==> inputs of run A <==
## fir
module  fir(
	input clk,
	input rst_n,			
	input enable,
	input [2:0] tap,		 
	input [15:0] data_in,		
	output [17:0] data_out,		
	output complete
);
localparam
a0 = 16'd1,	 
a1 = 16'd2,
a2 = 16'd2,
a3 = 16'd3,
a4 = 16'd3,
a5 = 16'd3;
reg [15:0] data_reg_0;	 
reg [15:0] data_reg_1;
reg [15:0] data_reg_2;
reg [15:0] data_reg_3;
reg [15:0] data_reg_4;
reg [15:0] data_reg_5;
reg [15:0] multiplication_0;	 
reg [15:0] multiplication_1;
reg [15:0] multiplication_2;
reg [15:0] multiplication_3;
reg [15:0] multiplication_4;
reg [15:0] multiplication_5;
reg [16:0] sum_1;	 
reg [16:0] sum_2;
reg [16:0] sum_3;
reg [17:0] result;  
reg mul_stage, add_stage1, add_stage2, output_stage;	 
always @ (posedge clk or negedge rst_n)
    begin
        if(!rst_n)
        	begin
        		mul_stage <= 1'b0;
        		add_stage1 <= 1'b0;
        		add_stage2 <= 1'b0;
				output_stage <= 1'b0;
        	end
        else
        	begin
        			mul_stage <= enable;
        			add_stage1 <= mul_stage;
        			add_stage2 <= add_stage1;
        			output_stage <= add_stage2;
        	end
    end
  ...
make LEC_CHECK=0 CAP_MARGIN=20 CORE_MARGIN=9 CORE_UTILIZATION=57 MAX_ROUTING_LAYER=met4 SETUP_SLACK_MARGIN=-0.19 SLEW_MARGIN=20 finish   # period 4.95 ns
run.sh (not shown) runs the stock make flow with config.mk's settings and CLKGATE_MAP_FILE=.
==> run R (differences from run A) <==
==> flow/config.mk (replaced) <==
export PLATFORM = sky130hd
export DESIGN_NAME = fir
export DESIGN_NICKNAME = fir
export VERILOG_FILES = /design/flow/design.v
export SDC_FILE = /design/flow/constraint.sdc
export NUM_CORES = 4
export LEC_CHECK = 0
export ABC_AREA = 1
export CAP_MARGIN = 20
export CORE_MARGIN = 2
export CORE_UTILIZATION = 72
export CTS_CLUSTER_DIAMETER = 396
export CTS_CLUSTER_SIZE = 17
export SLEW_MARGIN = 20
==> flow/constraint.sdc (replaced) <==
create_clock -name core_clock -period 2.0 [get_ports {clk}]
set_input_delay 0.4000 -clock core_clock [delete_from_list [all_inputs] [get_ports {clk}]]
set_output_delay 0.4000 -clock core_clock [all_outputs]
set_load 0.01 [all_outputs]
==> results <==
item	run R	run A
Filler cells	1055	2039
Final GP Congestion	0.998	0.900
Run status	finished with violations	finished clean
Reasons for failing layout checks	negative setup slack	-
Final-report setup violation count	18	0
Most used standard cell by instance count after synthesis	nand2_1	dfrtp_1
Proportion of netlist area held by the largest area contributor	39.6%	44.0%
Sequential-to-total area share from yosys stat	39.6%	44.0%
Total stage count of the critical path	22	17
Worst setup slack for register-to-register paths	-1250 ps	750 ps
Cells after DPL	2688	1742
Number of tapcells	285	330
Width of the die	156 µm	180 µm
Combinational share of cell area	48.4%	48.0%
Final net count	2613	1595

========
==> branch willow: inputs <==
==> flow/design.v <==
module  fir(
	input clk,
	input rst_n,			
	input enable,
	input [2:0] tap,		 
	input [15:0] data_in,		
	output [17:0] data_out,		
	output complete
);
localparam
a0 = 16'd1,	 
a1 = 16'd2,
a2 = 16'd2,
a3 = 16'd3,
a4 = 16'd3,
a5 = 16'd3;
reg [15:0] data_reg_0;	 
reg [15:0] data_reg_1;
reg [15:0] data_reg_2;
reg [15:0] data_reg_3;
reg [15:0] data_reg_4;
reg [15:0] data_reg_5;
reg [15:0] multiplication_0;	 
reg [15:0] multiplication_1;
reg [15:0] multiplication_2;
reg [15:0] multiplication_3;
reg [15:0] multiplication_4;
reg [15:0] multiplication_5;
reg [16:0] sum_1;	 
reg [16:0] sum_2;
reg [16:0] sum_3;
reg [17:0] result;  
reg mul_stage, add_stage1, add_stage2, output_stage;	 
always @ (posedge clk or negedge rst_n)
    begin
        if(!rst_n)
        	begin
        		mul_stage <= 1'b0;
        		add_stage1 <= 1'b0;
        		add_stage2 <= 1'b0;
				output_stage <= 1'b0;
        	end
        else
        	begin
        			mul_stage <= enable;
        			add_stage1 <= mul_stage;
        			add_stage2 <= add_stage1;
        			output_stage <= add_stage2;
        	end
    end
always @ (posedge clk or negedge rst_n)
    begin
        if(!rst_n)
        	begin
        		data_reg_0 <= 0;
        		data_reg_1 <= 0;
        		data_reg_2 <= 0;
        		data_reg_3 <= 0;
			data_reg_4 <= 0;
        		data_reg_5 <= 0;
        	end
        else
        	begin
				case (tap)
					3'd2:
					begin
						if (enable) 
							begin
								data_reg_0 <= data_in;
								data_reg_1 <= data_reg_0;
							end
						else 
							begin
								data_reg_0 <= data_reg_0;
								data_reg_1 <= data_reg_1;
							end
					end
					3'd3:
					begin
						if (enable) 
							begin
								data_reg_0 <= data_in;
								data_reg_1 <= data_reg_0;
								data_reg_2 <= data_reg_1;
							end
						else 
							begin
								data_reg_0 <= data_reg_0;
								data_reg_1 <= data_reg_1;
								data_reg_2 <= data_reg_2;
							end
					end
					3'd4:
					begin
						if (enable) 
							begin
								data_reg_0 <= data_in;
								data_reg_1 <= data_reg_0;
								data_reg_2 <= data_reg_1;
								data_reg_3 <= data_reg_2;
							end
						else 
							begin
								data_reg_0 <= data_reg_0;
								data_reg_1 <= data_reg_1;
								data_reg_2 <= data_reg_2;
								data_reg_3 <= data_reg_3;
							end
					end
					3'd5:
					begin
						if (enable) 
							begin
								data_reg_0 <= data_in;
								data_reg_1 <= data_reg_0;
								data_reg_2 <= data_reg_1;
								data_reg_3 <= data_reg_2;
								data_reg_4 <= data_reg_3;
							end
						else 
							begin
								data_reg_0 <= data_reg_0;
								data_reg_1 <= data_reg_1;
								data_reg_2 <= data_reg_2;
								data_reg_3 <= data_reg_3;
								data_reg_4 <= data_reg_4;
							end
					end
					3'd6:
					begin
						if (enable) 
							begin
								data_reg_0 <= data_in;
								data_reg_1 <= data_reg_0;
								data_reg_2 <= data_reg_1;
								data_reg_3 <= data_reg_2;
								data_reg_4 <= data_reg_3;
								data_reg_5 <= data_reg_4;
							end
						else 
							begin
								data_reg_0 <= data_reg_0;
								data_reg_1 <= data_reg_1;
								data_reg_2 <= data_reg_2;
								data_reg_3 <= data_reg_3;
								data_reg_4 <= data_reg_4;
								data_reg_5 <= data_reg_5;
							end
					end
				endcase
        	end
    end
always @ (posedge clk or negedge rst_n)
    begin
        if(!rst_n)
        	begin
        		multiplication_0 <= 0;
        		multiplication_1 <= 0;
        		multiplication_2 <= 0;
        		multiplication_3 <= 0;
			multiplication_4 <= 0;
        		multiplication_5 <= 0;
        	end
        else
        	begin
				case (tap)
					3'd2:
					begin
						if(mul_stage)
							begin
								multiplication_0 <= a0 * data_reg_0;
								multiplication_1 <= a1 * data_reg_1;
							end
						else 
							begin
								multiplication_0 <= multiplication_0;
								multiplication_1 <= multiplication_1;
							end
					end
					3'd3:
					begin
						if(mul_stage)
							begin
								multiplication_0 <= a0 * data_reg_0;
								multiplication_1 <= a1 * data_reg_1;
								multiplication_2 <= a2 * data_reg_2;
							end
						else 
							begin
								multiplication_0 <= multiplication_0;
								multiplication_1 <= multiplication_1;
								multiplication_2 <= multiplication_2;
							end
					end
					3'd4:
					begin
						if(mul_stage)
							begin
								multiplication_0 <= a0 * data_reg_0;
								multiplication_1 <= a1 * data_reg_1;
								multiplication_2 <= a2 * data_reg_2;
								multiplication_3 <= a3 * data_reg_3;
							end
						else 
							begin
								multiplication_0 <= multiplication_0;
								multiplication_1 <= multiplication_1;
								multiplication_2 <= multiplication_2;
								multiplication_3 <= multiplication_3;
							end
					end
					3'd5:
					begin
						if(mul_stage)
							begin
								multiplication_0 <= a0 * data_reg_0;
								multiplication_1 <= a1 * data_reg_1;
								multiplication_2 <= a2 * data_reg_2;
								multiplication_3 <= a3 * data_reg_3;
								multiplication_4 <= a4 * data_reg_4;
							end
						else 
							begin
								multiplication_0 <= multiplication_0;
								multiplication_1 <= multiplication_1;
								multiplication_2 <= multiplication_2;
								multiplication_3 <= multiplication_3;
								multiplication_4 <= multiplication_4;
							end
					end
					3'd6:
					begin
						if(mul_stage)
							begin
								multiplication_0 <= a0 * data_reg_0;
								multiplication_1 <= a1 * data_reg_1;
								multiplication_2 <= a2 * data_reg_2;
								multiplication_3 <= a3 * data_reg_3;
								multiplication_4 <= a4 * data_reg_4;
								multiplication_5 <= a5 * data_reg_5;
							end
						else 
							begin
								multiplication_0 <= multiplication_0;
								multiplication_1 <= multiplication_1;
								multiplication_2 <= multiplication_2;
								multiplication_3 <= multiplication_3;
								multiplication_4 <= multiplication_4;
								multiplication_5 <= multiplication_5;
							end
					end
				endcase
        	end
    end
always @ (posedge clk or negedge rst_n)
    begin
        if(!rst_n)
        	begin
        		sum_1 <= 0;
        		sum_2 <= 0;
			sum_3 <= 0;
        	end
        else
        	begin
				case (tap)
					3'd2:
					begin
						if (add_stage1) 
							begin
								sum_1 <= multiplication_0 + multiplication_1;
								sum_2 <= 0;
							end
						else 
							begin
								sum_1 <= sum_1;
								sum_2 <= sum_2;
							end
					end
					3'd3:
					begin
						if (add_stage1) 
							begin
								sum_1 <= multiplication_0 + multiplication_1;
								sum_2 <= multiplication_2; 
							end
						else 
							begin
								sum_1 <= sum_1;
								sum_2 <= sum_2;
							end
					end
					3'd4:
					begin
						if (add_stage1) 
							begin
								sum_1 <= multiplication_0 + multiplication_1;
								sum_2 <= multiplication_2 + multiplication_3; 
							end
						else 
							begin
								sum_1 <= sum_1;
								sum_2 <= sum_2;
							end
					end
					3'd5:
					begin
						if (add_stage1) 
							begin
								sum_1 <= multiplication_0 + multiplication_1;
								sum_2 <= multiplication_2 + multiplication_3; 
								sum_3 <= multiplication_4;
							end
						else 
							begin
								sum_1 <= sum_1;
								sum_2 <= sum_2;
								sum_3 <= sum_3;
							end
					end
					3'd6:
					begin
						if (add_stage1) 
							begin
								sum_1 <= multiplication_0 + multiplication_1;
								sum_2 <= multiplication_2 + multiplication_3; 
								sum_3 <= multiplication_4 + multiplication_5; 
							end
						else 
							begin
								sum_1 <= sum_1;
								sum_2 <= sum_2;
								sum_3 <= sum_3;
							end
					end
				endcase
        	end
    end
always @ (posedge clk or negedge rst_n)
      begin
          if(!rst_n)
          	begin
          		result <= 0;
          	end
          else
          	begin
				case (tap)
					3'd2:
					begin
						if (add_stage2) 
							begin
								result <= sum_2 + sum_1;
							end
						else 
							begin
								result <= result;
							end
					end
					3'd3:
					begin
						if (add_stage2) 
							begin
								result <= sum_2 + sum_1;
							end
						else 
							begin
								result <= result;
							end
					end
					3'd4:
					begin
						if (add_stage2) 
							begin
								result <= sum_2 + sum_1;
							end
						else 
							begin
								result <= result;
							end
					end
					3'd5:
					begin
						if (add_stage2) 
							begin
								result <= sum_2 + sum_1 + sum_3;
							end
						else 
							begin
								result <= result;
							end
					end
					3'd6:
					begin
						if (add_stage2) 
							begin
								result <= sum_2 + sum_1 + sum_3;
							end
						else 
							begin
								result <= result;
							end
					end
				endcase
          	end
      end
assign data_out = result;	 
assign complete = output_stage;
endmodule
==> flow/run.sh <==
#!/bin/bash
# the make line also repeats each setting of config.mk as NAME=value (left out here)
make -C /OpenROAD-flow-scripts/flow DESIGN_CONFIG=/design/flow/config.mk WORK_HOME=/design/flow/orfs CLKGATE_MAP_FILE= finish
==> flow/config.mk <==
export PLATFORM = sky130hd
export DESIGN_NAME = fir
export DESIGN_NICKNAME = fir
export VERILOG_FILES = /design/flow/design.v
export SDC_FILE = /design/flow/constraint.sdc
export NUM_CORES = 4
export LEC_CHECK = 0
export ABC_AREA = 1
export CAP_MARGIN = 40
export CORE_MARGIN = 2
export CORE_UTILIZATION = 72
export CTS_CLUSTER_DIAMETER = 363
export CTS_CLUSTER_SIZE = 15
export PLACE_DENSITY_LB_ADDON = 0.16
export SETUP_SLACK_MARGIN = -0.1
export SLEW_MARGIN = 20
==> flow/constraint.sdc <==
create_clock -name core_clock -period 2.69 [get_ports {clk}]
set_input_delay 0.5380 -clock core_clock [delete_from_list [all_inputs] [get_ports {clk}]]
set_output_delay 0.5380 -clock core_clock [all_outputs]
set_load 0.01 [all_outputs]
==> branch fjord: changes against branch willow <==
==> flow/config.mk (replaced) <==
export PLATFORM = sky130hd
export DESIGN_NAME = fir
export DESIGN_NICKNAME = fir
export VERILOG_FILES = /design/flow/design.v
export SDC_FILE = /design/flow/constraint.sdc
export NUM_CORES = 4
export LEC_CHECK = 0
export ABC_AREA = 1
export CAP_MARGIN = 15
export CORE_MARGIN = 2
export CORE_UTILIZATION = 72
export CTS_CLUSTER_DIAMETER = 374
export CTS_CLUSTER_SIZE = 98
export PLACE_DENSITY = 0.36
export SLEW_MARGIN = 20
==> flow/constraint.sdc (replaced) <==
create_clock -name core_clock -period 1.4 [get_ports {clk}]
set_input_delay 0.2800 -clock core_clock [delete_from_list [all_inputs] [get_ports {clk}]]
set_output_delay 0.2800 -clock core_clock [all_outputs]
set_load 0.01 [all_outputs]
==> branch garnet: changes against branch willow <==
==> flow/config.mk (replaced) <==
export PLATFORM = sky130hd
export DESIGN_NAME = fir
export DESIGN_NICKNAME = fir
export VERILOG_FILES = /design/flow/design.v
export SDC_FILE = /design/flow/constraint.sdc
export NUM_CORES = 4
export LEC_CHECK = 0
export CAP_MARGIN = 20
export CORE_MARGIN = 2
export CORE_UTILIZATION = 59
export SLEW_MARGIN = 20
==> flow/constraint.sdc (replaced) <==
create_clock -name core_clock -period 3.89 [get_ports {clk}]
set_input_delay 0.7780 -clock core_clock [delete_from_list [all_inputs] [get_ports {clk}]]
set_output_delay 0.7780 -clock core_clock [all_outputs]
set_load 0.01 [all_outputs]
==> comparison <==
Branch garnet finished clean. Branch willow finished but fails on negative setup slack. Branch fjord aborted during clock tree synthesis.
In first-iteration DRC count, branch willow is at 3.9 times the value of branch garnet.
Of branch garnet and branch willow, branch garnet has the higher die area (gap about 9%, measured against branch willow).
In branch willow the register-to-register slack is worse than in branch garnet, by 0.53 ns.
Against branch garnet, the core utilization of branch willow is higher by 18 points.
Sequential cell count is the same in branch garnet and branch willow.
==> figures <==
item	branch fjord	branch willow	branch garnet
Outcome	did not finish	failed layout checks	timing/DRC/antenna clean
Stage where the flow stopped	clock tree synthesis	-	-
Layout check failures	-	negative setup slack	-
Setup Skew	-	0.0306 ns	0.0117 ns
Hold_buf cts	-	1	0
First DRT Iteration DRCs	-	2093	540
Critical path class	-	reg2reg	reg2reg
CTS tree	-	yes	yes
Total power draw	-	26.9 mW	17.3 mW
Routed length on met3	-	5610 um	938 um
Max capacitance violation total	-	0	0
Overall die width	156 um	156 um	163 um
CTS-repair resized insts	-	43	1
Pre-CTS setup slack	-1.48 ns	-0.320 ns	-0.00677 ns

========
==> v6: inputs <==
// fir: RTL as listed in full above, without the edits since
clock: 3.07 ns
lec_check: 0
abc_area: 1
cap_margin: 20
cell_pad_in_sites_detail_placement: 0
core_margin: 2
core_utilization: 72
cts_cluster_size: 17
gpl_routability_driven: 0
gpl_timing_driven: 1
hold_slack_margin: 0.28
max_routing_layer: met4
place_density_lb_addon: 0.14
setup_slack_margin: 0.8
slew_margin: 25
==> v4 (differences from v6) <==
ABC_AREA = 0   (was 1)
CAP_MARGIN = 40   (was 20)
CELL_PAD_IN_SITES_DETAIL_PLACEMENT = not set   (was 0)
CTS_CLUSTER_DIAMETER = 396   (was not set)
GPL_ROUTABILITY_DRIVEN = not set   (was 0)
GPL_TIMING_DRIVEN = not set   (was 1)
HOLD_SLACK_MARGIN = not set   (was 0.28)
MAX_ROUTING_LAYER = not set   (was met4)
PLACE_DENSITY = 0.95   (was not set)
PLACE_DENSITY_LB_ADDON = not set   (was 0.14)
SETUP_SLACK_MARGIN = -0.15   (was 0.8)
SLEW_MARGIN = 40   (was 25)
==> flow/constraint.sdc (replaced) <==
create_clock -name core_clock -period 2.0 [get_ports {clk}]
set_input_delay 0.4000 -clock core_clock [delete_from_list [all_inputs] [get_ports {clk}]]
set_output_delay 0.4000 -clock core_clock [all_outputs]
set_load 0.01 [all_outputs]
==> comparison <==
- Between v4 and v6, the lower synthesized cell count is in v4 (gap 38%, measured against v6).
- Of v4 and v6, v6 has the higher die size (gap 9.8%, measured against v6).
- v6 ran to the end with violations: setup timing. v4 aborted during clock tree synthesis.
- Synthesized area: v6 is larger than v4 (11%).
==> figures <==
quantity	v4	v6
Placed standard-cell area	17690 sq um	17490 sq um
Pre-CTS WS	-1.792 ns	0.1460 ns
Vertical die size	148.1 um	156.0 um
Top cell type's share of synthesized area	0.4402	0.3958
Sequential area share after synthesis	0.4402	0.3958
Post-synthesis average cell area	10.63 sq um	7.379 sq um
Core Area	20300 sq um	22640 sq um
Adder Area Share	0.1128	0.1014
Xor+xnor area frac	0.05916	0.02581
Run status	aborted with a tool error	complete, but fails checks
Failing step	clock tree synthesis	-
Layout check failures	-	setup timing
Net count of the mapped netlist	1558	2405
Most frequent cell after synthesis	sky130_fd_sc_hd__dfrtp_1	sky130_fd_sc_hd__nand2_1
Die extent in x	148.1 um	156.0 um
Cells after synthesis	1406	2253
Placed wire-length estimate after detailed placement	34.74 mm	32.09 mm
Post-synthesis cell type count	68	40
Area fraction in compound gates	0.1577	0.1297
Post-synth mux share	0.1176	0.001355
Yosys-reported design area after synthesis	14950 sq um	16630 sq um
Area fraction in and, or, nand and nor cells	0.08929	0.2736
Power figures rest on the tool's default switching activity, not on a simulated workload.
